==> design/flow/design.v <==
module SNN(
	clk,
	rst_n,
	in_valid,
	img,
	ker,
	weight,
	out_valid,
	out_data
);
input clk;
input rst_n;
input in_valid;
input [7:0] img;
input [7:0] ker;
input [7:0] weight;
output reg out_valid;
output reg [9:0] out_data;
genvar x, y;
reg [6:0] count_in;
wire [2:0] count_in_x;
wire [1:0] count_in_y;
wire [2:0] count_row;
reg [7:0] image[2:0][5:0];
reg [7:0] kernel[8:0];
reg [7:0] fc_weight[3:0];
reg conv_in_valid;
wire conv_out_valid;
reg [63:0] next_conv_in;
reg [71:0] conv_in;
wire [19:0] conv_out;
wire [7:0] conv_quantize_out;
wire conv_quantize_out_valid;
wire [7:0] max_pool_out;
wire max_pool_out_valid;
wire [16:0] fc_out_1;
wire [16:0] fc_out_2;
wire fc_out_valid;
wire [7:0] fc_quantization_out_1;
wire [7:0] fc_quantization_out_2;
wire fc_quantization_out_valid;
wire [9:0] l1_out;
wire l1_out_valid;
assign count_in_x = count_in % 'd6;
assign count_in_y = (count_in / 'd6) % 'd3;
assign count_row = (count_in / 'd6) % 'd6;
always@(posedge clk or negedge rst_n) begin
	if(!rst_n)
		count_in <= 0;
	else if(in_valid)
		count_in <= count_in + 1;
	else
		count_in <= 0;
end
generate
for(x=0;x<6;x=x+1) begin
	for(y=0;y<3;y=y+1) begin
		always@(posedge clk) begin
			if(x == count_in_x && count_in_y == y)
				image[y][x] <= img;
			else
				image[y][x] <= image[y][x];
		end
	end
end
for(x=0;x<9;x=x+1) begin
	always@(posedge clk) begin
		if(x == count_in)
			kernel[x] <= ker;
		else
			kernel[x] <= kernel[x];
	end
end
for(x=0;x<4;x=x+1) begin
	always@(posedge clk) begin
		if(in_valid && x == count_in)
			fc_weight[x] <= weight;
		else
			fc_weight[x] <= fc_weight[x];
	end
end
endgenerate
wire [23:0] row1;
wire [23:0] row2;
wire [23:0] row3;
assign row1 = {image[0][count_in_x],image[0][count_in_x-1],image[0][count_in_x-2]};
assign row2 = {image[1][count_in_x],image[1][count_in_x-1],image[1][count_in_x-2]};
assign row3 = {image[2][count_in_x],image[2][count_in_x-1],image[2][count_in_x-2]};
always@(*) begin
	case(count_in_y)
	'd2: next_conv_in = {row3[15:0],row2,row1};
	'd0: next_conv_in = {row1[15:0],row3,row2};
	'd1: next_conv_in = {row2[15:0],row1,row3};
	default: next_conv_in = 0;
	endcase
end
always@(*) begin
	if(count_row > 1 && count_in_x > 1)
		conv_in = {img,next_conv_in};
	else
		conv_in = 0;
end
always@(*) begin
	conv_in_valid = count_row > 1 && count_in_x > 1;
end
conv c1(
	.rst_n(rst_n),
	.clk(clk),
	.clk_valid(clk),
	.in_valid(conv_in_valid),
	.kernel({kernel[8],kernel[7],kernel[6],kernel[5],kernel[4],kernel[3],kernel[2],kernel[1],kernel[0]}),
	.image(conv_in),
	.out_valid(conv_out_valid),
	.out(conv_out)
);
quatization_1 q1(
	.rst_n(rst_n),
	.clk(clk),
	.in_valid(conv_out_valid),
	.in(conv_out),
	.out(conv_quantize_out),
	.out_valid(conv_quantize_out_valid)
);
max_pool m1(
	.rst_n(rst_n),
	.clk(clk),
	.in_valid(conv_quantize_out_valid),
	.in(conv_quantize_out),
	.out(max_pool_out),
	.out_valid(max_pool_out_valid)
);
fully_connect fc1(
	.rst_n(rst_n),
	.clk(clk),
	.in_valid(max_pool_out_valid),
	.in(max_pool_out),
	.weight({fc_weight[3],fc_weight[2],fc_weight[1],fc_weight[0]}),
	.out_1(fc_out_1),
	.out_2(fc_out_2),
	.out_valid(fc_out_valid)
);
quatization_2 q2(
	.rst_n(rst_n),
	.clk(clk),
	.in_valid(fc_out_valid),
	.in_1(fc_out_1),
	.in_2(fc_out_2),
	.out_1(fc_quantization_out_1),
	.out_2(fc_quantization_out_2),
	.out_valid(fc_quantization_out_valid)
);
L1_distance l1(
	.rst_n(rst_n),
	.clk(clk),
	.in_valid(fc_quantization_out_valid),
	.in_1(fc_quantization_out_1),
	.in_2(fc_quantization_out_2),
	.out(l1_out),
	.out_valid(l1_out_valid)
);
always@(posedge clk or negedge rst_n) begin
	if(!rst_n) begin
		out_data <= 0;
	end
	else if(l1_out_valid)
		out_data <= l1_out;
	else
		out_data <= 0;
end
always@(posedge clk or negedge rst_n) begin
	if(!rst_n) begin
		out_valid <= 0;
	end
	else
		out_valid <= l1_out_valid;
end
endmodule
module conv(
	input rst_n,
	input clk,
	input clk_valid,
	input in_valid,
	input [71:0] kernel,
	input [71:0] image,
	output reg out_valid,
	output reg [19:0] out
);
wire [15:0] mult_out[8:0];
genvar gen_conv;
generate
for(gen_conv=0;gen_conv<9;gen_conv=gen_conv+1)
	assign mult_out[gen_conv] = kernel[(gen_conv*8)+7:(gen_conv*8)] * image[(gen_conv*8)+7:(gen_conv*8)];
endgenerate
wire [19:0] next_out;
assign next_out = ( (mult_out[0] + mult_out[1]) + (mult_out[2] + mult_out[3]) ) + ( (mult_out[4] + mult_out[5]) + (mult_out[6] + mult_out[7]) + mult_out[8]);
always@(posedge clk) begin
	if(in_valid)
		out <= next_out;
	else
		out <= out;
end
always@(posedge clk_valid or negedge rst_n) begin
	if(!rst_n)
		out_valid <= 0;
	else
		out_valid <= in_valid;
end
endmodule
module quatization_1(
	input rst_n,
	input clk,
	input in_valid,
	input [19:0] in,
	output reg [7:0] out,
	output reg out_valid
);
wire [7:0] next_out;
assign next_out = in / 'd2295;
always@(*) begin
	out = next_out;
end
always@(*) begin
	out_valid = in_valid;
end
endmodule
module max_pool(
	input rst_n,
	input clk,
	input in_valid,
	input [7:0] in,
	output reg [7:0] out,
	output reg out_valid
);
reg [2:0] count_in;
reg [7:0] temp1;
reg [7:0] temp2;
wire [7:0] next_temp;
reg [7:0] cmp_in;
always@(posedge clk or negedge rst_n) begin
	if(!rst_n)
		count_in <= 0;
	else if(in_valid)
		count_in <= count_in + 1;
	else
		count_in <= count_in;
end
always@(posedge clk) begin
	if(in_valid && count_in == 0)
		temp1 <= in;
	else if(in_valid && (count_in == 'd1 || count_in == 'd4))
		temp1 <= next_temp;
	else
		temp1 <= temp1;
end
always@(posedge clk) begin
	if(in_valid && count_in == 'd2)
		temp2 <= in;
	else if(in_valid && (count_in == 'd3 || count_in == 'd6))
		temp2 <= next_temp;
	else
		temp2 <= temp2;
end
always@(*) begin
	case(count_in)
	'd1,'d4,'d5: cmp_in = temp1;
	'd3,'d6,'d7: cmp_in = temp2;
	default: cmp_in = temp1;
	endcase
end
assign next_temp = (cmp_in > in) ? cmp_in : in;
always@(posedge clk) begin
	if(count_in == 'd5 || count_in == 'd7)
		out <= next_temp;
	else
		out <= out;
end
always@(posedge clk or negedge rst_n) begin
	if(!rst_n)
		out_valid <= 0;
	else
		out_valid <= (count_in == 'd5 || count_in == 'd7) && in_valid;
end
endmodule
module fully_connect(
	input rst_n,
	input clk,
	input in_valid,
	input [7:0] in,
	input [31:0] weight,
	output reg [16:0] out_1,
	output reg [16:0] out_2,
	output reg out_valid
);
reg count_in;
wire [15:0] mul_out_1;
wire [15:0] mul_out_2;
reg [7:0] mul_in_1;
reg [7:0] mul_in_2;
reg [15:0] temp1;
reg [15:0] temp2;
always@(posedge clk or negedge rst_n) begin
	if(!rst_n)
		count_in <= 0;
	else if(in_valid)
		count_in <= ~count_in;
	else
		count_in <= count_in;
end
always@(*) begin
	case(count_in)
	'd0: mul_in_1 = weight[7:0];
	'd1: mul_in_1 = weight[23:16];
	endcase
end
always@(*) begin
	case(count_in)
	'd0: mul_in_2 = weight[15:8];
	'd1: mul_in_2 = weight[31:24];
	endcase
end
assign mul_out_1 = mul_in_1 * in;
assign mul_out_2 = mul_in_2 * in;
always@(posedge clk) begin
	if(in_valid)
		temp1 <= mul_out_1;
	else
		temp1 <= temp1;
end
always@(posedge clk) begin
	if(in_valid)
		temp2 <= mul_out_2;
	else
		temp2 <= temp2;
end
always@(*) begin
	if(in_valid && count_in)
		out_1 = mul_out_1 + temp1;
	else
		out_1 = 0;
end
always@(*) begin
	if(in_valid && count_in)
		out_2 = mul_out_2 + temp2;
	else
		out_2 = 0;
end
always@(*) begin
	out_valid = in_valid && count_in;
end
endmodule
module quatization_2(
	input rst_n,
	input clk,
	input in_valid,
	input [16:0] in_1,
	input [16:0] in_2,
	output reg [7:0] out_1,
	output reg [7:0] out_2,
	output reg out_valid
);
always@(*) begin
	out_1 = in_1 / 'd510;
end
always@(*) begin
	out_2 = in_2 / 'd510;
end
always@(*) begin
	out_valid = in_valid;
end
endmodule
module L1_distance(
	input rst_n,
	input clk,
	input in_valid,
	input [7:0] in_1,
	input [7:0] in_2,
	output reg [9:0] out,
	output reg out_valid
);
reg [1:0] count_in;
reg [7:0] temp [3:0];
wire [7:0] next_temp[3:0];
always@(posedge clk or negedge rst_n) begin
	if(!rst_n)
		count_in <= 0;
	else if(in_valid)
		count_in <= count_in + 1;
	else
		count_in <= count_in;
end
always@(posedge clk) begin
	if(in_valid && count_in == 0) begin
		temp[0] <= in_1;
		temp[1] <= in_2;
	end
	else if(in_valid && count_in == 'd1) begin
		temp[2] <= in_1;
		temp[3] <= in_2;
	end
	else begin
		temp[0] <= temp[0];
		temp[1] <= temp[1];
		temp[2] <= temp[2];
		temp[3] <= temp[3];
	end
end
reg [7:0] adder_in_1;
reg [7:0] adder_in_2;
reg [7:0] adder_in_3;
reg [7:0] adder_in_4;
always@(*) begin
	if(count_in == 'd2) begin
		adder_in_1 = (temp[0] > in_1) ? temp[0] - in_1 : in_1 - temp[0];
		adder_in_2 = (temp[1] > in_2) ? temp[1] - in_2 : in_2 - temp[1];
	end
	else begin
		adder_in_1 = 0;
		adder_in_2 = 0;
	end
end
always@(*) begin
	if(count_in == 'd3) begin
		adder_in_3 = (temp[2] > in_1) ? temp[2] - in_1 : in_1 - temp[2];
		adder_in_4 = (temp[3] > in_2) ? temp[3] - in_2 : in_2 - temp[3];
	end
	else begin
		adder_in_3 = 0;
		adder_in_4 = 0;
	end
end
wire [7:0] real_adder_in_1;
wire [7:0] real_adder_in_2;
assign real_adder_in_1 = (count_in == 'd3) ? adder_in_3 : adder_in_1;
assign real_adder_in_2 = (count_in == 'd3) ? adder_in_4 : adder_in_2;
wire [8:0] adder_out;
assign adder_out = real_adder_in_1 + real_adder_in_2;
reg [8:0] temp_out;
always@(posedge clk) begin
	if(count_in == 'd2)
		temp_out <= adder_out;
	else
		temp_out <= temp_out;
end
wire [9:0] sum;
wire [9:0] next_out;
assign sum = adder_out + temp_out;
assign next_out = (sum > 'd15) ? sum : 0;
always@(*) begin
	out = next_out;
end
always@(*) begin
	out_valid = count_in == 'd3 && in_valid;
end
endmodule
==> design/flow/run.sh <==
#!/bin/bash
# the make line also repeats each setting of config.mk as NAME=value (left out here)
make -C /OpenROAD-flow-scripts/flow DESIGN_CONFIG=/design/flow/config.mk WORK_HOME=/design/flow/orfs CLKGATE_MAP_FILE= finish
==> design/flow/config.mk <==
export PLATFORM = sky130hd
export DESIGN_NAME = SNN
export DESIGN_NICKNAME = SNN
export VERILOG_FILES = /design/flow/design.v
export SDC_FILE = /design/flow/constraint.sdc
export NUM_CORES = 4
export LEC_CHECK = 0
export ABC_AREA = 1
export CAP_MARGIN = 20
export CORE_MARGIN = 2
export CORE_UTILIZATION = 58
export SLEW_MARGIN = 20
export TNS_END_PERCENT = 5
==> design/flow/constraint.sdc <==
create_clock -name core_clock -period 14.2 [get_ports {clk}]
set_input_delay 2.8400 -clock core_clock [delete_from_list [all_inputs] [get_ports {clk}]]
set_output_delay 2.8400 -clock core_clock [all_outputs]
set_load 0.01 [all_outputs]
==> flow_summary.toml, run 1 <==
# implementation run metrics
[logic_synthesis]
postSynthCellCount = 7282
syn_area_um2 = 56200
top_area_cell = "fa_1"
syn_nets = 8406
ys_sh_simple = 0.211
numSynthFlops = 391
ys_top_cells_by_count = "inv_1 (1,541), nand2_1 (1,429), nor2_1 (842)"
ys_seq_share = 0.207
syn_avg_cell_area_um2 = 7.72
mux_share = 0.00454
top_cell = "inv_1"
ys_area_um2 = 56200
yosys_most_used_dff = "edfxtp_1"
yosysWarnings = 11
ys_sh_adder = 0.320
top_logic_kind = "adder cells"
top_cells_by_area = "fa_1 (20%), edfxtp_1 (19%), ha_1 (12%)"
synthArstFlopShare = 0.0665
aoi_share = 0.121
ys_types = 66
synth-edff-count = 365
yosys_cells = 7282
synth-xor-area-share = 0.0241
synthDominantCellAreaShare = 0.203

[place]
dpl.hpwl_um = 202000
dp_slack_ns = -1.56
portBuffers = 37
place.gp.congestion = 1.18

[clock_network]
clockBufferDepth = 3
cts_max_level = 2
hold_buffers = 0
cts-buffers-inserted = 51
cts-root-buf = "clkbuf_16"
cts.sinks = 391

[floorplan]
initCoreUtil = 0.583
rows = 114
die_area_um2 = 99400
core_um2 = 96400
die_y_um = 315
io_pins = 38
die_w_um = 315

[outcome]
status = "stopped before the end"
tool.error = "[ERROR GRT-0116] Global routing finished with congestion. Check the congestion regions in the DRC Viewer."
haltStage = "5_1_grt"

[global_route]
overflow = 5
gr-usage-all-layers = 0.605
==> stage by stage <==
step / power [mW] / instance area, um2 / instances
3_5_place_dp: 3.41 / 67500 / 9701
3_3_place_gp: 3.36 / 67400 / 9701
4_1_cts: 4.98 / 71300 / 9913
2_1_floorplan: 2.23 / 56600 / 7282
==> metal layers <==
| metal | track usage | overflow |
|---|---|---|
| met5 | 0.109 | 0 |
| met4 | 0.593 | 4 |
| met3 | 0.348 | 1 |
| met2 | 0.830 | 0 |
| met1 | 0.630 | 0 |
==> what timing repair did <==
action / CTS
buffers inserted: 117
resized: 346
setup endpoints to repair: 30
gates cloned: 2
pin swaps: 189
==> inputs of run 2 (changes only) <==
- ABC_AREA: 1 -> not set
- CORE_UTILIZATION: 58 -> 40
- GPL_TIMING_DRIVEN: not set -> 0
- MAX_ROUTING_LAYER: not set -> met4
- SETUP_SLACK_MARGIN: not set -> 3.83
- TNS_END_PERCENT: 5 -> not set
- clock period: 14.2 -> 17.0 ns (I/O delays scaled with it)
==> run 2 against run 1 <==
Against the previous run:
- the run now finishes clean
- area after synthesis up 1.7%
- die size up 47%
- synthesized cell count fell by 13%
==> flow_summary.toml, run 2 <==
# flow metrics
[outcome]
status = "no timing/DRC/antenna violations"

[routing]
diodes = 0
finalWirelength_um = 224000
drc = 0
wl_per_cell_um = 25.7
firstDrtPassIters = 10
initialDrtViolationCount = 5280
num_vias = 52300
post_drt_via_cell_ratio = 5.99
antenna_left = 0

[floorplan]
core_um2 = 142000
io_pins = 38
rows = 138
die_w_um = 382
die_y_um = 382
die_area_um2 = 146000
initCoreUtil = 0.403

[logic_synthesis]
synth-edff-count = 365
ys_seq_share = 0.203
yosys_cells = 6362
yosys_most_used_dff = "edfxtp_1"
mux_share = 0.0201
ys_area_um2 = 57200
top_logic_kind = "adder cells"
syn_avg_cell_area_um2 = 8.99
ys_sh_adder = 0.316
numSynthFlops = 391
yosysWarnings = 11
syn_nets = 7486
ys_types = 126
synth-xor-area-share = 0.0349
postSynthCellCount = 6362
ys_sh_simple = 0.171
synthArstFlopShare = 0.0665
top_cells_by_area = "fa_1 (20%), edfxtp_1 (19%), ha_1 (12%)"
top_area_cell = "fa_1"
syn_area_um2 = 57200
top_cell = "inv_1"
aoi_share = 0.177
ys_top_cells_by_count = "inv_1 (905), nand2_1 (571), fa_1 (570)"
synthDominantCellAreaShare = 0.200

[critical_path]
end_kind = "register"
r2r_cells = 75
startpoint = "fc1.count_in"
r2r_start = "fc1.count_in"
crit_end = "out_data[0]"
worst_ep_required_time_ns = 17.51
slowest_delay_ns = 0.55
crit_path_max_fanout = 7
reg2reg_slack_ns = 1.11
worstSetupPathDepth = 75
crit_buf_inv = 9
worstReg2RegEnd = "out_data[0]"
cp_top_family = "AND-OR/OR-AND gates"
worstSetupPathType = "register to register"
startpoint_type = "register"
crit_path_top_delay_cell = "fa_1"
crit_arrival_ns = 16.40

[clock_network]
cts.sinks = 391
clockBufferDepth = 3
cts-buffers-inserted = 52
cts_tree = "built"
path_clk_slew_ns = 0.06
cts_max_level = 2
clock_latency_ns = 0.69
hold_buffers = 0
cts-root-buf = "clkbuf_16"

[global_route]
grt_pass1_wl_um = 331000
antenna_found_initial = 2
gr-usage-all-layers = 0.308
grt_max_degree = 29
overflow = 0
grt_pass1_vias = 52400

[worst_hold_path]
min_from = "m1.count_in[0]"
hold_path_depth = 1
whs_endpoint = "m1.count_in[0]"
hp-class = "register to register"

[power_and_ir_drop]
p_seq_frac = 0.223
power_frac_comb = 0.567
powerDensity_nw_per_um2 = 74.9
power_leader = "combinational logic"
switching_share = 0.451
powerComb_mw = 2.96
p_int_mw = 2.86
clk-power_mw = 1.10
clkPwrFrac = 0.210
power_switching_mw = 2.35
ir_worst_vdd_v = 0.000234
p_seq_mw = 1.16
p_leak_nw = 30.8

[finish]
fin_area_um2 = 69600
finalNetCount = 7914
fillers = 13200
area_delta_synth_final_pct = 21.8

[place]
portBuffers = 37
place.gp.congestion = 1.03
dpl.hpwl_um = 172000
place_area_um2 = 61000

[final_timing]
worst_slew_pin_slew_ns = 1.18
hold_violations = 0
rsz0062_at_grt = "true"
min_period_ns = 15.89
period_used_share = 0.935
max_freq_mhz = 62.9
drv_slew = 0
max_slew_margin = 0.207
fin_skew_ns = 0.0521
holdWs_ns = 0.561
setup_violations = 0

[flow_run]
drv_cap = 0
tool_warnings = 79
==> run 2: layout make-up <==
| cell class | count | area (um2) | area share |
|---|---|---|---|
| Inverter | 910 | 3450 | 0.0495 |
| Clock inverter | 33 | 308 | 0.00442 |
| Timing Repair Buffer | 373 | 3250 | 0.0467 |
| Sequential cell | 391 | 11600 | 0.167 |
| Tap cell | 1890 | 2360 | 0.0340 |
| Multi-Input combinational cell | 4812 | 45900 | 0.659 |
| Buffer | 250 | 1420 | 0.0204 |
| Clock buffer | 63 | 1360 | 0.0196 |
==> run 2: what timing repair did <==
item / in CTS / in global routing
resized: 609 / 357
buffers inserted: 232 / 79
hold endpoints to repair: 0 / 0
pin swaps: 252 / 209
cloned: 3 / 1
setup endpoints to repair: 39 / 49
==> run 2: stage by stage <==
step / TNS (ns) / instances / setup slack, ns / total power, mW / util
6_report: 0 / 8722 / 1.11 / 5.22 / 0.491
5_1_grt: 0 / 8722 / 0.399 / 5.45 / 0.491
4_1_cts: 0 / 8642 / 1.32 / 4.97 / 0.476
3_5_place_dp: -8.74 / 8311 / -1.20 / 3.28 / 0.430
3_3_place_gp: -14.50 / 8289 / -1.59 / 3.26 / 0.428
2_1_floorplan: 0 / 6362 / 2.03 / 2.55 / -
==> run 2: routing by layer <==
metal / global-route usage / routed length (um)
met2: 0.481 / 102000
met4: 0.125 / 11100
met1: 0.399 / 93300
met3: 0.0511 / 17500
met5: - / 0
==> inputs of run 3 (changes only) <==
- ABC_AREA: not set -> 1
- CORE_UTILIZATION: 40 -> 66
- CTS_CLUSTER_DIAMETER: not set -> 207
- CTS_CLUSTER_SIZE: not set -> 95
- GPL_TIMING_DRIVEN: 0 -> not set
- MAX_ROUTING_LAYER: met4 -> not set
- PLACE_DENSITY: not set -> 0.37
- SETUP_SLACK_MARGIN: 3.83 -> not set
- clock period: 17.0 -> 9.27 ns (I/O delays scaled with it)
==> run 3 against run 2 <==
Against the previous run:
- the flow now stops in 5_1_grt
- die size shrank 40%
- area after synthesis shrank 1.7%
- synthesized cell count grew 14%
==> flow_summary.toml, run 3 <==
# implementation run metrics
[outcome]
status = "stopped before the end"
haltStage = "5_1_grt"
tool.error = "[ERROR GRT-0116] Global routing finished with congestion. Check the congestion regions in the DRC Viewer."

[logic_synthesis]
aoi_share = 0.121
yosysWarnings = 11
yosys_cells = 7282
yosys_most_used_dff = "edfxtp_1"
top_cells_by_area = "fa_1 (20%), edfxtp_1 (19%), ha_1 (12%)"
syn_avg_cell_area_um2 = 7.72
ys_top_cells_by_count = "inv_1 (1,541), nand2_1 (1,429), nor2_1 (842)"
mux_share = 0.00454
postSynthCellCount = 7282
syn_area_um2 = 56200
top_logic_kind = "adder cells"
ys_area_um2 = 56200
synth-xor-area-share = 0.0241
synthArstFlopShare = 0.0665
synthDominantCellAreaShare = 0.203
ys_sh_adder = 0.320
ys_seq_share = 0.207
synth-edff-count = 365
syn_nets = 8406
top_cell = "inv_1"
top_area_cell = "fa_1"
ys_sh_simple = 0.211
numSynthFlops = 391
ys_types = 66

[place]
dpl.hpwl_um = 194000
place.gp.congestion = 1.35
placedCellCount = 9983
portBuffers = 37
place_area_um2 = 71400

[floorplan]
rows = 107
initCoreUtil = 0.663
die_w_um = 296
die_y_um = 296
die_area_um2 = 87500
core_um2 = 84700
io_pins = 38

[global_route]
overflow = 2048
gr-usage-all-layers = 0.842

[clock_network]
cts-root-buf = "clkbuf_16"
cts.sinks = 391
cts-buffers-inserted = 10
hold_buffers = 0
cts_max_level = 1
clockBufferDepth = 3
==> run 3: routing by layer <==
| layer | track usage | GRT overflow |
|---|---|---|
| met2 | 0.969 | 933 |
| met4 | 0.801 | 497 |
| met1 | 0.844 | 290 |
| met3 | 0.739 | 276 |
| met5 | 0.528 | 52 |
==> run 3: what timing repair did <==
item                                   4_1_cts
pin swaps                                  404
buffers inserted                           157
setup endpoints to repair                   78
gates cloned                                 4
endpoints found under the hold margin        0
gates resized                              583
==> run 3: through the flow <==
step	total power, mW	setup slack, ns	utilization
CTS	6.25	-5.22	0.889
global placement	4.94	-5.20	0.842
floorplan	3.48	-4.60	-
detailed placement	5.09	-6.19	0.842
==> inputs of run 4 (changes only) <==
- ABC_AREA: 1 -> 0
- CTS_CLUSTER_DIAMETER: 207 -> not set
- CTS_CLUSTER_SIZE: 95 -> not set
- HOLD_SLACK_MARGIN: not set -> -0.09
- PLACE_DENSITY: 0.37 -> not set
- TNS_END_PERCENT: not set -> 5
- clock period: 9.27 -> 15.3 ns (I/O delays scaled with it)
==> run 4 against run 3 <==
Against the previous run:
- now fails the layout checks on negative setup slack
- area after synthesis grew 1.7%
- die size is 1.7% higher
- synthesized cell count decreased by 13%
==> flow_summary.toml, run 4 <==
# flow metrics
[outcome]
status = "failed layout checks"
so_faults = "negative setup slack"

[final_timing]
hold_violations = 0
holdWs_ns = 0.616
drv_slew = 0
period_used_share = 1.06
fin_ws_ns = -0.958
rsz0062_at_grt = "true"
max_slew_margin = 0.253
max_freq_mhz = 61.5
final.setup.tns_ns = -7.38
worst_slew_pin_slew_ns = 1.12
min_period_ns = 16.26
setup_violations = 13
fin_skew_ns = 0.0545

[critical_path]
slowest_delay_ns = 0.52
crit_end = "out_data[0]"
worstSetupPathType = "register to register"
end_kind = "register"
worstReg2RegEnd = "out_data[0]"
r2r_cells = 79
r2r_start = "fc1.count_in"
startpoint_type = "register"
worstSetupPathDepth = 79
crit_arrival_ns = 16.75
crit_path_top_delay_cell = "fa_1"
cp_top_family = "AND-OR/OR-AND gates"
reg2reg_slack_ns = -0.96
crit_path_max_fanout = 9
crit_path_frequent_cell = "buf_4"
crit_buf_inv = 19
startpoint = "fc1.count_in"
worst_ep_required_time_ns = 15.79

[global_route]
grt_use_met2 = 0.715
antenna_found_initial = 6
overflow = 0
grtUsageMet3 = 0.122
grt_max_degree = 75
use_met1 = 0.545
grt_pass1_vias = 56100
grt_pass1_wl_um = 313000
gr-usage-all-layers = 0.453
top_usage_layer = "met2"

[logic_synthesis]
syn_area_um2 = 57200
ys_types = 126
postSynthCellCount = 6362
aoi_share = 0.177
ys_sh_adder = 0.316
yosys_cells = 6362
top_logic_kind = "adder cells"
ys_top_cells_by_count = "inv_1 (905), nand2_1 (571), fa_1 (570)"
yosys_most_used_dff = "edfxtp_1"
synth-edff-count = 365
ys_area_um2 = 57200
ys_sh_simple = 0.171
yosysWarnings = 11
top_cells_by_area = "fa_1 (20%), edfxtp_1 (19%), ha_1 (12%)"
syn_avg_cell_area_um2 = 8.99
syn_nets = 7486
numSynthFlops = 391
top_area_cell = "fa_1"
synthArstFlopShare = 0.0665
top_cell = "inv_1"
synthDominantCellAreaShare = 0.200
ys_seq_share = 0.203
mux_share = 0.0201
synth-xor-area-share = 0.0349

[routing]
post_drt_via_cell_ratio = 6.95
finalWirelength_um = 210000
firstDrtPassIters = 13
drc = 0
wl_per_cell_um = 26.6
antenna_left = 0
num_vias = 55000
initialDrtViolationCount = 8613

[clock_network]
cts_tree = "built"
cts_max_level = 2
clock_latency_ns = 0.66
cts-buffers-inserted = 49
cts.sinks = 391
cts-root-buf = "clkbuf_16"
path_clk_slew_ns = 0.06
clockBufferDepth = 3

[finish]
area_delta_synth_final_pct = 14.1
comb_area_um2 = 42800
regArea_um2 = 11600
finalNetCount = 7841
fillers = 5324

[power_and_ir_drop]
fin_total_pwr_mw = 5.41
switching_share = 0.435
power_switching_mw = 2.36
powerComb_mw = 2.92
p_leak_nw = 30.2
power_frac_comb = 0.540
p_int_mw = 3.06
powerDensity_nw_per_um2 = 83.0
p_seq_frac = 0.238
power_leader = "combinational logic"
clk-power_mw = 1.20
clkPwrFrac = 0.222
p_seq_mw = 1.29
ir_worst_vdd_v = 0.000264

[flow_run]
drv_cap = 0
tool_warnings = 81

[floorplan]
die_area_um2 = 89000
rows = 107
core_um2 = 85500
die_w_um = 298
io_pins = 38
initCoreUtil = 0.668
die_y_um = 298

[worst_hold_path]
whs_endpoint = "m1.count_in[0]"
hp-class = "register to register"
hold_path_depth = 1
min_from = "m1.count_in[0]"

[place]
portBuffers = 37
place.gp.congestion = 1.06
dpl.hpwl_um = 156000
-- run 4: final cells by class --
type	count	share of cell area
Antenna cell	5	0.000192
Timing Repair Buffer	554	0.0665
Inverter	910	0.0525
Sequential cell	391	0.178
Clock buffer	61	0.0209
Multi-Input combinational cell	4811	0.656
Clock inverter	29	0.00407
Tap cell	1144	0.0219
-- run 4: through the flow --
stage | instances | utilization | area [um2] | setup slack (ns)
finish | 7905 | 0.762 | 65200 | -0.958
global placement | 7758 | 0.722 | 61800 | -0.126
global route | 7903 | 0.762 | 65200 | -1.46
CTS | 7869 | 0.750 | 64100 | -0.0119
detailed placement | 7758 | 0.722 | 61800 | -0.644
floorplan | 6362 | - | 57400 | -0.0887
-- run 4: timing repair --
item | 4_1_cts | 5_1_grt
cloned | 0 | 0
setup endpoints to repair | 16 | 19
resized | 124 | 162
pin swaps | 58 | 125
hold buffers | 0 | 0
setup buffers | 21 | 28
-- run 4: metal layers --
| layer | vias up | share of wire | wire, um |
|---|---|---|---|
| met4 | 4 | 0.086 | 18100 |
| met1 | 26300 | 0.34 | 71600 |
| met2 | 4324 | 0.45 | 93800 |
| met3 | 1300 | 0.13 | 26800 |
| li1 | 23000 | - | - |
| met5 | - | 0.00075 | 158 |
==> inputs of run 5 (changes only) <==
- ABC_AREA: 0 -> not set
- CELL_PAD_IN_SITES_DETAIL_PLACEMENT: not set -> 0
- CORE_MARGIN: 2 -> 10
- CORE_UTILIZATION: 66 -> 40
- GPL_ROUTABILITY_DRIVEN: not set -> 0
- GPL_TIMING_DRIVEN: not set -> 0
- HOLD_SLACK_MARGIN: -0.09 -> 0.08
- MAX_ROUTING_LAYER: not set -> met5
- MIN_ROUTING_LAYER: not set -> met2
- PLACE_DENSITY_LB_ADDON: not set -> 0.19
- SETUP_SLACK_MARGIN: not set -> -1.09
- SLEW_MARGIN: 20 -> 10
- TNS_END_PERCENT: 5 -> 25
- clock period: 15.3 -> 17.0 ns (I/O delays scaled with it)
==> run 5 against run 4 <==
Against the previous run:
- the run now fails in 5_1_grt
- area after synthesis is the same
- die size up 78%
- synthesized cell count stayed put
==> flow_summary.toml, run 5 <==
# implementation run metrics
[logic_synthesis]
ys_types = 126
syn_nets = 7486
top_logic_kind = "adder cells"
synthArstFlopShare = 0.0665
syn_area_um2 = 57200
ys_sh_adder = 0.316
synth-edff-count = 365
ys_sh_simple = 0.171
aoi_share = 0.177
synthDominantCellAreaShare = 0.200
top_area_cell = "fa_1"
postSynthCellCount = 6362
top_cells_by_area = "fa_1 (20%), edfxtp_1 (19%), ha_1 (12%)"
yosys_cells = 6362
syn_avg_cell_area_um2 = 8.99
ys_seq_share = 0.203
synth-xor-area-share = 0.0349
top_cell = "inv_1"
yosysWarnings = 11
yosys_most_used_dff = "edfxtp_1"
mux_share = 0.0201
ys_area_um2 = 57200
numSynthFlops = 391
ys_top_cells_by_count = "inv_1 (905), nand2_1 (571), fa_1 (570)"

[floorplan]
initCoreUtil = 0.403
die_area_um2 = 158000
rows = 138
die_y_um = 398
core_um2 = 142000
io_pins = 38
die_w_um = 398

[outcome]
status = "stopped before the end"
haltStage = "5_1_grt"
tool.error = "[ERROR GRT-0116] Global routing finished with congestion. Check the congestion regions in the DRC Viewer."

[place]
place_area_um2 = 60200
placedCellCount = 8313
dp_slack_ns = -4.41
portBuffers = 37
dpl.hpwl_um = 156000

[clock_network]
hold_buffers = 0
clockBufferDepth = 3
cts_max_level = 2
cts.sinks = 391
cts-buffers-inserted = 51
cts-root-buf = "clkbuf_16"

[global_route]
overflow = 144
gr-usage-all-layers = 0.469
## run 5: through the flow
step                hold WS, ns   util  total power [mW]
detailed placement        0.548  0.425              3.12
CTS                       0.560  0.439              4.29
floorplan                 0.505      -              2.49
global placement          0.548  0.423              3.09
## run 5: repair_timing
action	CTS
pin swaps	4
buffers inserted	4
resized	52
setup endpoints to repair	30
## run 5: layer usage
| layer | overflow | GRT usage |
|---|---|---|
| met1 | - | - |
| met2 | 19 | 0.525 |
| met3 | 92 | 0.556 |
| met4 | 19 | 0.261 |
| met5 | 14 | 0.241 |
==> inputs of run 6 (changes only) <==
- ABC_AREA: not set -> 1
- CELL_PAD_IN_SITES_DETAIL_PLACEMENT: 0 -> not set
- CORE_MARGIN: 10 -> 4
- CORE_UTILIZATION: 40 -> 23
- GPL_ROUTABILITY_DRIVEN: 0 -> not set
- GPL_TIMING_DRIVEN: 0 -> not set
- HOLD_SLACK_MARGIN: 0.08 -> not set
- MAX_ROUTING_LAYER: met5 -> not set
- MIN_ROUTING_LAYER: met2 -> not set
- PLACE_DENSITY: not set -> 0.85
- PLACE_DENSITY_LB_ADDON: 0.19 -> not set
- SETUP_SLACK_MARGIN: -1.09 -> not set
- SLEW_MARGIN: 10 -> 20
- TNS_END_PERCENT: 25 -> 30
==> run 6 against run 5 <==
Against the previous run:
- the run now finishes clean
- die size rose by 59%
- synthesized cell count rose by 14%
- area after synthesis fell by 1.7%
==> flow_summary.toml, run 6 <==
# flow metrics
[outcome]
status = "no timing/DRC/antenna violations"

[logic_synthesis]
top_area_cell = "fa_1"
ys_sh_simple = 0.211
syn_area_um2 = 56200
yosysWarnings = 11
aoi_share = 0.121
top_cell = "inv_1"
top_cells_by_area = "fa_1 (20%), edfxtp_1 (19%), ha_1 (12%)"
synth-edff-count = 365
synthArstFlopShare = 0.0665
top_logic_kind = "adder cells"
numSynthFlops = 391
mux_share = 0.00454
synthDominantCellAreaShare = 0.203
ys_seq_share = 0.207
syn_avg_cell_area_um2 = 7.72
syn_nets = 8406
yosys_most_used_dff = "edfxtp_1"
synth-xor-area-share = 0.0241
ys_top_cells_by_count = "inv_1 (1,541), nand2_1 (1,429), nor2_1 (842)"
ys_sh_adder = 0.320
ys_types = 66
yosys_cells = 7282
postSynthCellCount = 7282
ys_area_um2 = 56200

[clock_network]
cts-root-buf = "clkbuf_16"
cts-buffers-inserted = 48
clock_latency_ns = 0.70
hold_buffers = 0
cts_max_level = 2
cts.sinks = 391
clockBufferDepth = 3
path_clk_slew_ns = 0.09
cts_tree = "built"

[place]
placedCellCount = 10700
dpl.hpwl_um = 166000
place.gp.congestion = 1.07
portBuffers = 37
dp_slack_ns = 0.0709

[final_timing]
worst_slew_pin_slew_ns = 1.27
drv_slew = 0
hold_violations = 0
max_freq_mhz = 60.9
holdWs_ns = 0.557
fin_ws_ns = 0.587
fin_skew_ns = 0.0864
min_period_ns = 16.41
period_used_share = 0.965
rsz0062_at_grt = "true"
setup_violations = 0
max_slew_margin = 0.145

[power_and_ir_drop]
clkPwrFrac = 0.315
fin_total_pwr_mw = 3.65
p_leak_nw = 32.2
ir_worst_vdd_v = 0.0000621
switching_share = 0.407
power_leader = "combinational logic"
p_seq_frac = 0.301
power_switching_mw = 1.49
p_int_mw = 2.16
powerComb_mw = 1.40
p_seq_mw = 1.10
power_frac_comb = 0.384
clk-power_mw = 1.15
powerDensity_nw_per_um2 = 56.3

[critical_path]
end_kind = "register"
r2r_cells = 73
crit_buf_inv = 17
startpoint = "count_in[6]"
crit_path_top_delay_cell = "nor4_1"
worstSetupPathDepth = 73
crit_path_max_fanout = 8
crit_arrival_ns = 16.83
crit_end = "c1.out[17]"
startpoint_type = "register"
worstReg2RegEnd = "c1.out[17]"
worst_ep_required_time_ns = 17.42
cp_top_family = "adder cells"
r2r_start = "count_in[6]"
reg2reg_slack_ns = 0.59
crit_path_frequent_cell = "inv_1"
slowest_delay_ns = 0.90
worstSetupPathType = "register to register"

[worst_hold_path]
min_from = "c1.out_valid"
whs_endpoint = "m1.count_in[0]"
hold_path_depth = 1
hp-class = "register to register"

[floorplan]
io_pins = 38
die_w_um = 502
core_um2 = 243000
rows = 181
die_y_um = 502
die_area_um2 = 252000
initCoreUtil = 0.231

[global_route]
gr-usage-all-layers = 0.160
antenna_found_initial = 12
overflow = 0
grt_max_degree = 50
grt_pass1_wl_um = 313000
grt_pass1_vias = 52800

[finish]
fillers = 26000
finalNetCount = 8720
fin_cells = 10800
fin_util = 0.267
comb_area_um2 = 38800
area_delta_synth_final_pct = 15.4
regArea_um2 = 11600

[routing]
drc = 0
wl_per_cell_um = 19.1
num_vias = 53400
initialDrtViolationCount = 6257
antenna_left = 0
post_drt_via_cell_ratio = 4.92
firstDrtPassIters = 11
finalWirelength_um = 207000

[flow_run]
drv_cap = 0
tool_warnings = 77
## run 6: per-layer routing
layer	routed length, um	GRT usage
met3	21700	0.0412
met5	34	0
met4	14800	0.0910
met1	80600	0.199
met2	89800	0.252
## run 6: repair_timing
| action | 4_1_cts | 5_1_grt |
|---|---|---|
| endpoints found under the setup margin | 1 | 25 |
| gates resized | 1 | 154 |
| setup buffers | 0 | 9 |
| pin swaps | 0 | 9 |
## run 6: final cells by class
cell class	instances	share of cell area
flip-flops and latches	391	0.179
multi-input cells	5222	0.599
clock inverters	32	0.00590
repair buffers	353	0.0425
inverters	1580	0.0915
clock buffers	57	0.0203
diodes	3	0.000116
well taps	3202	0.0618
## run 6: stage by stage
step                      setup TNS (ns)  cell area, um2
after global placement            -0.926           62600
after global routing              -0.440           64900
after floorplan                        0           56200
after CTS                              0           64300
final                                  0           64900
after detailed placement               0           62600
==> inputs of run 7 (changes only) <==
- ABC_AREA: 1 -> not set
- CELL_PAD_IN_SITES_DETAIL_PLACEMENT: not set -> 0
- CORE_MARGIN: 4 -> 10
- CORE_UTILIZATION: 23 -> 40
- GPL_TIMING_DRIVEN: not set -> 0
- HOLD_SLACK_MARGIN: not set -> 0.17
- MAX_ROUTING_LAYER: not set -> met5
- PLACE_DENSITY: 0.85 -> not set
- SETUP_SLACK_MARGIN: not set -> 2.36
- SLEW_MARGIN: 20 -> 35
- TNS_END_PERCENT: 30 -> 25
==> run 7 against run 6 <==
Against the previous run:
- non-clock buffer count up 182
- still clean
- sequential power rose by 5%
- sequential cell count unchanged
- core utilization rose by 21 points
- area after synthesis grew 1.7%
==> flow_summary.toml, run 7 <==
# flow metrics
[outcome]
status = "no timing/DRC/antenna violations"

[finish]
finalNetCount = 7824
fin_area_um2 = 67500
area_delta_synth_final_pct = 18.0

[clock_network]
cts-root-buf = "clkbuf_16"
path_clk_slew_ns = 0.07
cts_tree = "built"
cts-buffers-inserted = 51
cts_max_level = 2
hold_buffers = 0
clockBufferDepth = 3
clock_latency_ns = 0.67
cts.sinks = 391

[power_and_ir_drop]
powerDensity_nw_per_um2 = 74.9
switching_share = 0.454
p_int_mw = 2.76
power_leader = "combinational logic"
p_seq_frac = 0.229
ir_worst_vdd_v = 0.000191
p_leak_nw = 30.0
clk-power_mw = 1.15
p_seq_mw = 1.16
fin_total_pwr_mw = 5.05
power_switching_mw = 2.29
clkPwrFrac = 0.227
power_frac_comb = 0.543
powerComb_mw = 2.75

[flow_run]
drv_cap = 0
tool_warnings = 79

[routing]
finalWirelength_um = 219000
post_drt_via_cell_ratio = 6.01
wl_per_cell_um = 25.4
initialDrtViolationCount = 5747
firstDrtPassIters = 8
diodes = 0
drc = 0
num_vias = 51900
antenna_left = 0

[logic_synthesis]
ys_area_um2 = 57200
syn_nets = 7486
yosys_most_used_dff = "edfxtp_1"
ys_types = 126
synthDominantCellAreaShare = 0.200
numSynthFlops = 391
postSynthCellCount = 6362
ys_top_cells_by_count = "inv_1 (905), nand2_1 (571), fa_1 (570)"
top_area_cell = "fa_1"
ys_sh_simple = 0.171
synthArstFlopShare = 0.0665
ys_sh_adder = 0.316
synth-xor-area-share = 0.0349
top_logic_kind = "adder cells"
yosysWarnings = 11
syn_area_um2 = 57200
ys_seq_share = 0.203
yosys_cells = 6362
syn_avg_cell_area_um2 = 8.99
aoi_share = 0.177
top_cell = "inv_1"
synth-edff-count = 365
top_cells_by_area = "fa_1 (20%), edfxtp_1 (19%), ha_1 (12%)"
mux_share = 0.0201

[floorplan]
die_w_um = 398
initCoreUtil = 0.403
io_pins = 38
core_um2 = 142000
die_y_um = 398
rows = 138
die_area_um2 = 158000

[final_timing]
fin_skew_ns = 0.0441
worst_slew_pin_slew_ns = 0.950
min_period_ns = 16.05
setup_violations = 0
fin_ws_ns = 0.951
period_used_share = 0.944
max_freq_mhz = 62.3
drv_slew = 0
rsz0062_at_grt = "true"
max_slew_margin = 0.367
hold_violations = 0

[global_route]
grt_max_degree = 27
overflow = 0
antenna_found_initial = 2
grt_pass1_wl_um = 328000
grt_pass1_vias = 52900
gr-usage-all-layers = 0.269

[place]
place_area_um2 = 60900
place.gp.congestion = 1.00
portBuffers = 37
dp_slack_ns = -1.88
dpl.hpwl_um = 170000

[critical_path]
slowest_delay_ns = 0.54
crit_arrival_ns = 16.56
r2r_start = "fc1.count_in"
startpoint = "fc1.count_in"
cp_top_family = "AND-OR/OR-AND gates"
worstReg2RegEnd = "out_data[2]"
r2r_cells = 75
worstSetupPathType = "register to register"
worstSetupPathDepth = 75
worst_ep_required_time_ns = 17.51
crit_path_top_delay_cell = "fa_1"
startpoint_type = "register"
crit_buf_inv = 9
crit_end = "out_data[2]"
crit_path_max_fanout = 6
reg2reg_slack_ns = 0.95
end_kind = "register"

[worst_hold_path]
whs_endpoint = "m1.count_in[0]"
hp-class = "register to register"
min_from = "m1.count_in[0]"
hold_path_depth = 1
[run 7: layout make-up]
cell class              count  area [um2]
well taps                1890        2360
repair buffers            285        2440
inverters                 910        3420
clock inverters            38         432
clock buffers              58        1320
fillers                 13400       74300
multi-input cells        4811       44600
flip-flops and latches    391       11600
plain buffers             250        1290
[run 7: per-layer routing]
metal,track usage,routed length (um)
met1,0.350,89600
met2,0.439,100000
met3,0.0439,17800
met4,0.119,11400
met5,0,0
[run 7: what timing repair did]
item / 4_1_cts / 5_1_grt
setup endpoints to repair: 35 / 28
gates cloned: 3 / 0
setup buffers: 181 / 38
pin swaps: 203 / 96
gates resized: 515 / 121
[run 7: per-stage QoR]
stage / cells / hold WS (ns) / setup TNS (ns) / utilization
2_1_floorplan: 6362 / 0.505 / 0 / -
3_3_place_gp: 8289 / 0.538 / -28.52 / 0.426
3_5_place_dp: 8315 / 0.552 / -20.58 / 0.429
4_1_cts: 8595 / 0.563 / 0 / 0.469
5_1_grt: 8633 / 0.569 / 0 / 0.476
6_report: 8633 / 0.560 / 0 / 0.476
==> inputs of run 8 (changes only) <==
- CELL_PAD_IN_SITES_DETAIL_PLACEMENT: 0 -> not set
- CELL_PAD_IN_SITES_GLOBAL_PLACEMENT: not set -> 0
- CORE_MARGIN: 10 -> 2
- CORE_UTILIZATION: 40 -> 58
- CTS_CLUSTER_DIAMETER: not set -> 30
- CTS_CLUSTER_SIZE: not set -> 33
- GPL_TIMING_DRIVEN: 0 -> 1
- HOLD_SLACK_MARGIN: 0.17 -> not set
- MAX_ROUTING_LAYER: met5 -> not set
- SETUP_SLACK_MARGIN: 2.36 -> not set
- SLEW_MARGIN: 35 -> 20
- TNS_END_PERCENT: 25 -> 15
- clock period: 17.0 -> 11.0 ns (I/O delays scaled with it)
==> run 8 against run 7 <==
Against the previous run:
- now fails the layout checks on negative setup slack
- maximum frequency fell by 0.29%
- routed wire length increased by 11%
- power increased by 100%
- synthesized cell count unchanged
- sequential power increased by 53%
- non-clock buffer count up 1027
- final area grew 14%
- highest routed layer is now met5
==> flow_summary.toml, run 8 <==
# flow metrics
[logic_synthesis]
synthDominantCellAreaShare = 0.200
ys_seq_share = 0.203
syn_nets = 7486
yosys_most_used_dff = "edfxtp_1"
numSynthFlops = 391
top_area_cell = "fa_1"
synth-xor-area-share = 0.0349
yosysWarnings = 11
ys_sh_simple = 0.171
syn_area_um2 = 57200
syn_avg_cell_area_um2 = 8.99
synth-edff-count = 365
top_logic_kind = "adder cells"
ys_area_um2 = 57200
ys_top_cells_by_count = "inv_1 (905), nand2_1 (571), fa_1 (570)"
synthArstFlopShare = 0.0665
yosys_cells = 6362
ys_types = 126
mux_share = 0.0201
top_cell = "inv_1"
ys_sh_adder = 0.316
top_cells_by_area = "fa_1 (20%), edfxtp_1 (19%), ha_1 (12%)"
postSynthCellCount = 6362
aoi_share = 0.177

[critical_path]
crit_arrival_ns = 16.71
crit_buf_inv = 13
reg2reg_slack_ns = -5.10
crit_path_top_delay_cell = "fa_1"
crit_path_max_fanout = 7
worstSetupPathType = "register to register"
worstReg2RegEnd = "out_data[1]"
cp_top_family = "AND-OR/OR-AND gates"
crit_end = "out_data[1]"
end_kind = "register"
slowest_delay_ns = 0.54
worstSetupPathDepth = 75
worst_ep_required_time_ns = 11.61
startpoint = "fc1.count_in"
r2r_cells = 75
startpoint_type = "register"
r2r_start = "fc1.count_in"
crit_path_frequent_cell = "buf_4"

[power_and_ir_drop]
powerComb_mw = 5.25
clk-power_mw = 3.16
power_switching_mw = 3.98
p_seq_frac = 0.174
power_leader = "combinational logic"
p_int_mw = 6.20
powerDensity_nw_per_um2 = 133
fin_total_pwr_mw = 10.2
power_frac_comb = 0.516
p_leak_nw = 36.4
ir_worst_vdd_v = 0.000224
p_seq_mw = 1.77
switching_share = 0.391
clkPwrFrac = 0.310

[clock_network]
clockBufferDepth = 3
path_clk_slew_ns = 0.05
cts-buffers-inserted = 98
cts.sinks = 391
cts_max_level = 3
clock_latency_ns = 0.73
cts_tree = "built"
cts-root-buf = "clkbuf_16"
hold_buffers = 0

[global_route]
overflow = 0
grt_max_degree = 84
grt_pass1_vias = 60900
gr-usage-all-layers = 0.459
antenna_found_initial = 19
grt_pass1_wl_um = 356000

[routing]
finalWirelength_um = 242000
firstDrtPassIters = 10
antenna_left = 0
post_drt_via_cell_ratio = 6.55
num_vias = 59900
wl_per_cell_um = 26.5
drc = 0
initialDrtViolationCount = 8796

[final_timing]
worst_slew_pin_slew_ns = 1.26
period_used_share = 1.46
setup_violations = 66
fin_skew_ns = 0.0359
min_period_ns = 16.10
max_freq_mhz = 62.1
holdWs_ns = 0.578
rsz0062_at_grt = "true"
drv_slew = 0
final.setup.tns_ns = -135.94
max_slew_margin = 0.160
fin_ws_ns = -5.10
hold_violations = 0

[floorplan]
core_um2 = 98000
die_area_um2 = 101000
die_y_um = 318
initCoreUtil = 0.583
rows = 115
die_w_um = 318
io_pins = 38

[worst_hold_path]
min_from = "m1.count_in[0]"
whs_endpoint = "m1.count_in[0]"
hp-class = "register to register"
hold_path_depth = 1

[flow_run]
tool_warnings = 82
drv_cap = 0

[place]
place_area_um2 = 69600
portBuffers = 37
dpl.hpwl_um = 171000
place.gp.congestion = 1.09

[finish]
fin_area_um2 = 76600
area_delta_synth_final_pct = 34.0
finalNetCount = 8898
fin_util = 0.782

[outcome]
status = "failed layout checks"
so_faults = "negative setup slack"
[run 8: layout make-up]
cell class	instances	area, um2
multi-input cells	4811	44000
flip-flops and latches	391	11600
repair buffers	1562	12400
fillers	6052	21400
clock inverters	76	1070
diodes	13	32.5
inverters	910	3430
well taps	1287	1610
clock buffers	107	2490
[run 8: metrics by stage]
step / setup slack [ns] / cells
2_1_floorplan: -3.98 / 6362
3_3_place_gp: -4.27 / 8851
3_5_place_dp: -4.62 / 8851
4_1_cts: -4.30 / 9117
5_1_grt: -5.57 / 9151
6_report: -5.10 / 9157
[run 8: what timing repair did]
item                       in CTS  in global routing
pin swaps                     234                 91
cloned                          2                  0
gates resized                 357                162
setup endpoints to repair      47                 73
buffers inserted               85                 31
[run 8: metal layers]
| metal | vias up | wire length [um] | global-route usage |
|---|---|---|---|
| met1 | 28700 | 84700 | 0.550 |
| li1 | 25200 | - | - |
| met3 | 1475 | 29100 | 0.132 |
| met4 | 14 | 21100 | 0.306 |
| met2 | 4536 | 107000 | 0.722 |
| met5 | - | 104 | 0 |
==> inputs of run 9 (changes only) <==
- ABC_AREA: not set -> 1
- CELL_PAD_IN_SITES_GLOBAL_PLACEMENT: 0 -> not set
- CORE_UTILIZATION: 58 -> 72
- CTS_CLUSTER_DIAMETER: 30 -> 356
- CTS_CLUSTER_SIZE: 33 -> 13
- GPL_TIMING_DRIVEN: 1 -> not set
- PLACE_DENSITY_LB_ADDON: not set -> 0.06
- TNS_END_PERCENT: 15 -> not set
- clock period: 11.0 -> 11.2 ns (I/O delays scaled with it)
==> run 9 against run 8 <==
Against the previous run:
- the flow now stops in 5_1_grt
- synthesized cell count grew 14%
- die size decreased by 21%
- area after synthesis is 1.7% lower
==> flow_summary.toml, run 9 <==
# implementation run metrics
[outcome]
status = "stopped before the end"
haltStage = "5_1_grt"
tool.error = "[ERROR GRT-0116] Global routing finished with congestion. Check the congestion regions in the DRC Viewer."

[floorplan]
core_um2 = 77300
rows = 102
initCoreUtil = 0.727
die_w_um = 283
die_y_um = 283
die_area_um2 = 80300
io_pins = 38

[logic_synthesis]
top_cell = "inv_1"
synth-xor-area-share = 0.0241
yosysWarnings = 11
top_area_cell = "fa_1"
ys_types = 66
numSynthFlops = 391
ys_area_um2 = 56200
ys_sh_adder = 0.320
synth-edff-count = 365
ys_sh_simple = 0.211
mux_share = 0.00454
ys_seq_share = 0.207
syn_avg_cell_area_um2 = 7.72
syn_area_um2 = 56200
synthDominantCellAreaShare = 0.203
top_logic_kind = "adder cells"
yosys_most_used_dff = "edfxtp_1"
syn_nets = 8406
postSynthCellCount = 7282
aoi_share = 0.121
top_cells_by_area = "fa_1 (20%), edfxtp_1 (19%), ha_1 (12%)"
synthArstFlopShare = 0.0665
yosys_cells = 7282
ys_top_cells_by_count = "inv_1 (1,541), nand2_1 (1,429), nor2_1 (842)"

[place]
dpl.hpwl_um = 173000
place.gp.congestion = 1.59
placedCellCount = 9467
portBuffers = 37

[clock_network]
cts-buffers-inserted = 36
cts-root-buf = "clkbuf_16"
cts_max_level = 2
cts.sinks = 391
clockBufferDepth = 3

[global_route]
overflow = 3056
gr-usage-all-layers = 0.960
-- run 9: metrics by stage --
step                      power, mW  setup TNS [ns]  utilization  setup slack, ns  instance area [um2]
after floorplan                2.88          -56.39            -            -2.67                57400
after global placement         3.93          -75.23        0.877            -3.16                67800
after detailed placement       4.02         -109.69        0.877            -4.32                67800
after CTS                      5.60          -89.02        0.940            -3.41                72700
-- run 9: metal layers --
| metal | GRT overflow | GRT usage |
|---|---|---|
| met5 | 27 | 0.758 |
| met4 | 844 | 1.03 |
| met3 | 218 | 0.868 |
| met2 | 1727 | 1.08 |
| met1 | 240 | 0.908 |
-- run 9: timing repair --
| action | in CTS |
|---|---|
| hold endpoints to repair | 0 |
| resized | 623 |
| cloned | 3 |
| endpoints found under the setup margin | 39 |
| setup buffers | 173 |
| hold buffers | 0 |
| pin swaps | 367 |
==> inputs of run 10 (changes only) <==
- CAP_MARGIN: 20 -> 0
- CTS_CLUSTER_DIAMETER: 356 -> 371
- CTS_CLUSTER_SIZE: 13 -> 98
- PLACE_DENSITY: not set -> 0.38
- PLACE_DENSITY_LB_ADDON: 0.06 -> not set
- TNS_END_PERCENT: not set -> 40
- clock period: 11.2 -> 9.3 ns (I/O delays scaled with it)
==> run 10 against run 9 <==
Against the previous run:
- the run again fails in 5_1_grt
- synthesized cell count unchanged
- die size unchanged
- area after synthesis unchanged
==> flow_summary.toml, run 10 <==
# implementation run metrics
[floorplan]
rows = 102
io_pins = 38
initCoreUtil = 0.727
die_w_um = 283
die_y_um = 283
core_um2 = 77300
die_area_um2 = 80300

[logic_synthesis]
aoi_share = 0.121
ys_area_um2 = 56200
ys_sh_adder = 0.320
postSynthCellCount = 7282
top_cells_by_area = "fa_1 (20%), edfxtp_1 (19%), ha_1 (12%)"
synth-xor-area-share = 0.0241
yosys_cells = 7282
top_logic_kind = "adder cells"
synthArstFlopShare = 0.0665
ys_top_cells_by_count = "inv_1 (1,541), nand2_1 (1,429), nor2_1 (842)"
top_area_cell = "fa_1"
syn_nets = 8406
top_cell = "inv_1"
syn_area_um2 = 56200
ys_types = 66
numSynthFlops = 391
yosys_most_used_dff = "edfxtp_1"
syn_avg_cell_area_um2 = 7.72
synth-edff-count = 365
yosysWarnings = 11
synthDominantCellAreaShare = 0.203
mux_share = 0.00454
ys_seq_share = 0.207
ys_sh_simple = 0.211

[global_route]
gr-usage-all-layers = 0.976
overflow = 3720

[clock_network]
cts_max_level = 1
cts.sinks = 391
cts-buffers-inserted = 7
clockBufferDepth = 3
hold_buffers = 0
cts-root-buf = "clkbuf_16"

[place]
portBuffers = 37
placedCellCount = 9734
place.gp.congestion = 1.49
dpl.hpwl_um = 180000
place_area_um2 = 69900

[outcome]
status = "stopped before the end"
haltStage = "5_1_grt"
tool.error = "[ERROR GRT-0116] Global routing finished with congestion. Check the congestion regions in the DRC Viewer."
run 10: per-layer routing:
| layer | GRT overflow | track usage |
|---|---|---|
| met2 | 2367 | 1.13 |
| met1 | 197 | 0.913 |
| met4 | 930 | 1.06 |
| met3 | 194 | 0.861 |
| met5 | 32 | 0.667 |
run 10: what timing repair did:
| action | CTS |
|---|---|
| pin swaps | 490 |
| gates cloned | 5 |
| endpoints found under the hold margin | 0 |
| setup endpoints to repair | 78 |
| setup buffers | 250 |
| resized | 698 |
run 10: stage by stage:
| stage | setup TNS, ns | total power [mW] | worst slack (ns) |
|---|---|---|---|
| CTS | -156.46 | 5.98 | -5.08 |
| detailed placement | -189.62 | 5.01 | -5.86 |
| global placement | -150.07 | 4.85 | -5.14 |
| floorplan | -129.56 | 3.47 | -4.58 |
==> inputs of run 11 (changes only) <==
- ABC_AREA: 1 -> not set
- CAP_MARGIN: 0 -> 20
- CELL_PAD_IN_SITES_GLOBAL_PLACEMENT: not set -> 0
- CORE_ASPECT_RATIO: not set -> 1.48
- CORE_UTILIZATION: 72 -> 61
- CTS_CLUSTER_DIAMETER: 371 -> 250
- CTS_CLUSTER_SIZE: 98 -> 87
- GPL_TIMING_DRIVEN: not set -> 1
- PLACE_DENSITY: 0.38 -> not set
- PLACE_DENSITY_LB_ADDON: not set -> 0.06
- SETUP_SLACK_MARGIN: not set -> 3.2
- TNS_END_PERCENT: 40 -> 5
- clock period: 9.3 -> 11.1 ns (I/O delays scaled with it)
==> run 11 against run 10 <==
Against the previous run:
- the run again fails in 5_1_grt
- synthesized cell count shrank 13%
- area after synthesis grew 1.7%
- die size rose by 20%
==> flow_summary.toml, run 11 <==
# implementation run metrics
[logic_synthesis]
ys_top_cells_by_count = "inv_1 (905), nand2_1 (571), fa_1 (570)"
syn_nets = 7486
ys_seq_share = 0.203
top_area_cell = "fa_1"
syn_avg_cell_area_um2 = 8.99
numSynthFlops = 391
top_cells_by_area = "fa_1 (20%), edfxtp_1 (19%), ha_1 (12%)"
yosys_most_used_dff = "edfxtp_1"
top_logic_kind = "adder cells"
yosysWarnings = 11
synth-edff-count = 365
top_cell = "inv_1"
synthDominantCellAreaShare = 0.200
ys_sh_adder = 0.316
mux_share = 0.0201
postSynthCellCount = 6362
yosys_cells = 6362
synth-xor-area-share = 0.0349
synthArstFlopShare = 0.0665
syn_area_um2 = 57200
aoi_share = 0.177
ys_area_um2 = 57200
ys_sh_simple = 0.171
ys_types = 126

[floorplan]
die_w_um = 256
initCoreUtil = 0.615
core_um2 = 92900
die_y_um = 376
io_pins = 38
die_area_um2 = 96200
rows = 136

[clock_network]
clockBufferDepth = 3
cts_max_level = 1
cts-buffers-inserted = 8
cts-root-buf = "clkbuf_16"
cts.sinks = 391

[outcome]
tool.error = "[ERROR GRT-0232] Routing congestion too high. Check the congestion heatmap in the GUI."
haltStage = "5_1_grt"
status = "stopped before the end"

[place]
place.gp.congestion = 1.13
placedCellCount = 8843
dpl.hpwl_um = 189000
portBuffers = 37

[global_route]
overflow = 353
gr-usage-all-layers = 0.700
## run 11: per-stage QoR
step           total power [mW]  instance area, um2  TNS, ns  hold slack, ns  setup WS, ns
2_1_floorplan              3.86               57600  -106.15           0.505         -3.88
3_3_place_gp               6.16               69900  -121.46           0.533         -4.58
3_5_place_dp               6.28               69900  -142.75           0.562         -5.09
4_1_cts                    7.16               72100  -111.28           0.595         -4.07
## run 11: routing by layer
metal / track usage / GRT overflow
met1: 0.679 / 4
met2: 0.923 / 200
met3: 0.469 / 6
met4: 0.752 / 142
met5: 0.225 / 1
## run 11: what timing repair did
| item | in CTS |
|---|---|
| resized | 298 |
| hold buffers | 0 |
| endpoints found under the setup margin | 89 |
| pin swaps | 176 |
| buffers inserted | 60 |
| gates cloned | 0 |
==> inputs of run 12 (changes only) <==
- ABC_AREA: not set -> 1
- CELL_PAD_IN_SITES_GLOBAL_PLACEMENT: 0 -> not set
- CORE_ASPECT_RATIO: 1.48 -> not set
- CORE_UTILIZATION: 61 -> 58
- CTS_CLUSTER_DIAMETER: 250 -> not set
- CTS_CLUSTER_SIZE: 87 -> not set
- GPL_TIMING_DRIVEN: 1 -> not set
- MAX_ROUTING_LAYER: not set -> met4
- PLACE_DENSITY_LB_ADDON: 0.06 -> not set
- SETUP_SLACK_MARGIN: 3.2 -> not set
- TNS_END_PERCENT: 5 -> not set
- clock period: 11.1 -> 16.3 ns (I/O delays scaled with it)
==> run 12 against run 11 <==
Against the previous run:
- the run now finishes clean
- area after synthesis shrank 1.7%
- die size grew 3.3%
- synthesized cell count grew 14%
==> flow_summary.toml, run 12 <==
# flow metrics
[logic_synthesis]
top_area_cell = "fa_1"
syn_nets = 8406
yosys_most_used_dff = "edfxtp_1"
synth-xor-area-share = 0.0241
mux_share = 0.00454
ys_sh_adder = 0.320
top_cell = "inv_1"
synth-edff-count = 365
ys_area_um2 = 56200
postSynthCellCount = 7282
ys_seq_share = 0.207
synthDominantCellAreaShare = 0.203
syn_area_um2 = 56200
ys_types = 66
top_logic_kind = "adder cells"
synthArstFlopShare = 0.0665
aoi_share = 0.121
yosysWarnings = 11
top_cells_by_area = "fa_1 (20%), edfxtp_1 (19%), ha_1 (12%)"
ys_top_cells_by_count = "inv_1 (1,541), nand2_1 (1,429), nor2_1 (842)"
numSynthFlops = 391
yosys_cells = 7282
ys_sh_simple = 0.211
syn_avg_cell_area_um2 = 7.72

[outcome]
status = "no timing/DRC/antenna violations"

[final_timing]
max_slew_margin = 0.195
holdWs_ns = 0.560
min_period_ns = 15.77
setup_violations = 0
fin_skew_ns = 0.0408
hold_violations = 0
period_used_share = 0.967
worst_slew_pin_slew_ns = 1.20
drv_slew = 0
max_freq_mhz = 63.4

[floorplan]
die_y_um = 315
io_pins = 38
die_w_um = 315
rows = 114
initCoreUtil = 0.583
die_area_um2 = 99400
core_um2 = 96400

[critical_path]
crit_arrival_ns = 16.15
startpoint_type = "register"
crit_buf_inv = 21
end_kind = "register"
worstReg2RegEnd = "c1.out[19]"
startpoint = "count_in[6]"
cp_top_family = "adder cells"
worst_ep_required_time_ns = 16.68
r2r_cells = 79
crit_path_max_fanout = 13
reg2reg_slack_ns = 0.53
slowest_delay_ns = 0.58
worstSetupPathDepth = 79
worstSetupPathType = "register to register"
crit_path_top_delay_cell = "fa_1"
crit_end = "c1.out[19]"
r2r_start = "count_in[6]"
crit_path_frequent_cell = "inv_1"

[finish]
fin_cells = 9114
comb_area_um2 = 39200
regArea_um2 = 11600
fillers = 7733
area_delta_synth_final_pct = 14.3
finalNetCount = 8914

[clock_network]
cts_max_level = 2
path_clk_slew_ns = 0.06
clock_latency_ns = 0.67
cts_tree = "built"
cts.sinks = 391
cts-root-buf = "clkbuf_16"
clockBufferDepth = 3
cts-buffers-inserted = 48

[routing]
drc = 0
firstDrtPassIters = 9
finalWirelength_um = 222000
post_drt_via_cell_ratio = 6.11
wl_per_cell_um = 24.4
initialDrtViolationCount = 6966
antenna_left = 0
num_vias = 55700

[worst_hold_path]
hp-class = "register to register"
hold_path_depth = 1
min_from = "m1.count_in[0]"
whs_endpoint = "m1.count_in[0]"

[power_and_ir_drop]
powerDensity_nw_per_um2 = 59.0
power_leader = "combinational logic"
p_int_mw = 2.27
ir_worst_vdd_v = 0.000109
clk-power_mw = 1.12
power_frac_comb = 0.401
powerComb_mw = 1.52
p_leak_nw = 33.1
switching_share = 0.400
power_switching_mw = 1.52
p_seq_mw = 1.15
fin_total_pwr_mw = 3.79
p_seq_frac = 0.303
clkPwrFrac = 0.296

[place]
portBuffers = 37
place.gp.congestion = 1.20
placedCellCount = 8979
dpl.hpwl_um = 177000

[flow_run]
drv_cap = 0
tool_warnings = 81

[global_route]
antenna_found_initial = 10
gr-usage-all-layers = 0.453
grt_pass1_wl_um = 326000
overflow = 0
grt_pass1_vias = 54800
grt_max_degree = 102
==> run 12: through the flow <==
| step | utilization | worst slack (ns) | area [um2] | TNS [ns] |
|---|---|---|---|---|
| floorplan | - | 0.550 | 56200 | 0 |
| global placement | 0.637 | 0.277 | 61500 | 0 |
| detailed placement | 0.637 | -0.0202 | 61500 | -0.0483 |
| CTS | 0.654 | 0.0184 | 63100 | 0 |
| global route | 0.667 | -0.278 | 64300 | -1.52 |
| finish | 0.667 | 0.532 | 64300 | 0 |
==> run 12: area by class of cell <==
type / instances / area share
Antenna cell: 9 / 0.000350
Clock buffer: 50 / 0.0188
Clock inverter: 39 / 0.00640
Inverter: 1580 / 0.0925
Multi-Input combinational cell: 5222 / 0.610
Sequential cell: 391 / 0.181
Tap cell: 1276 / 0.0248
Timing Repair Buffer: 547 / 0.0666
==> run 12: per-layer routing <==
layer	part of all wire	GRT usage
met3	0.12	0.136
met1	0.37	0.545
met2	0.44	0.678
met5	0	-
met4	0.071	0.259
==> run 12: timing repair <==
item,in CTS,in global routing
hold buffers,0,0
hold endpoints to repair,0,0
setup endpoints to repair,6,24
resized,2,273
buffers inserted,0,36
pin swaps,0,66
Power and IR drop assume default switching activity.
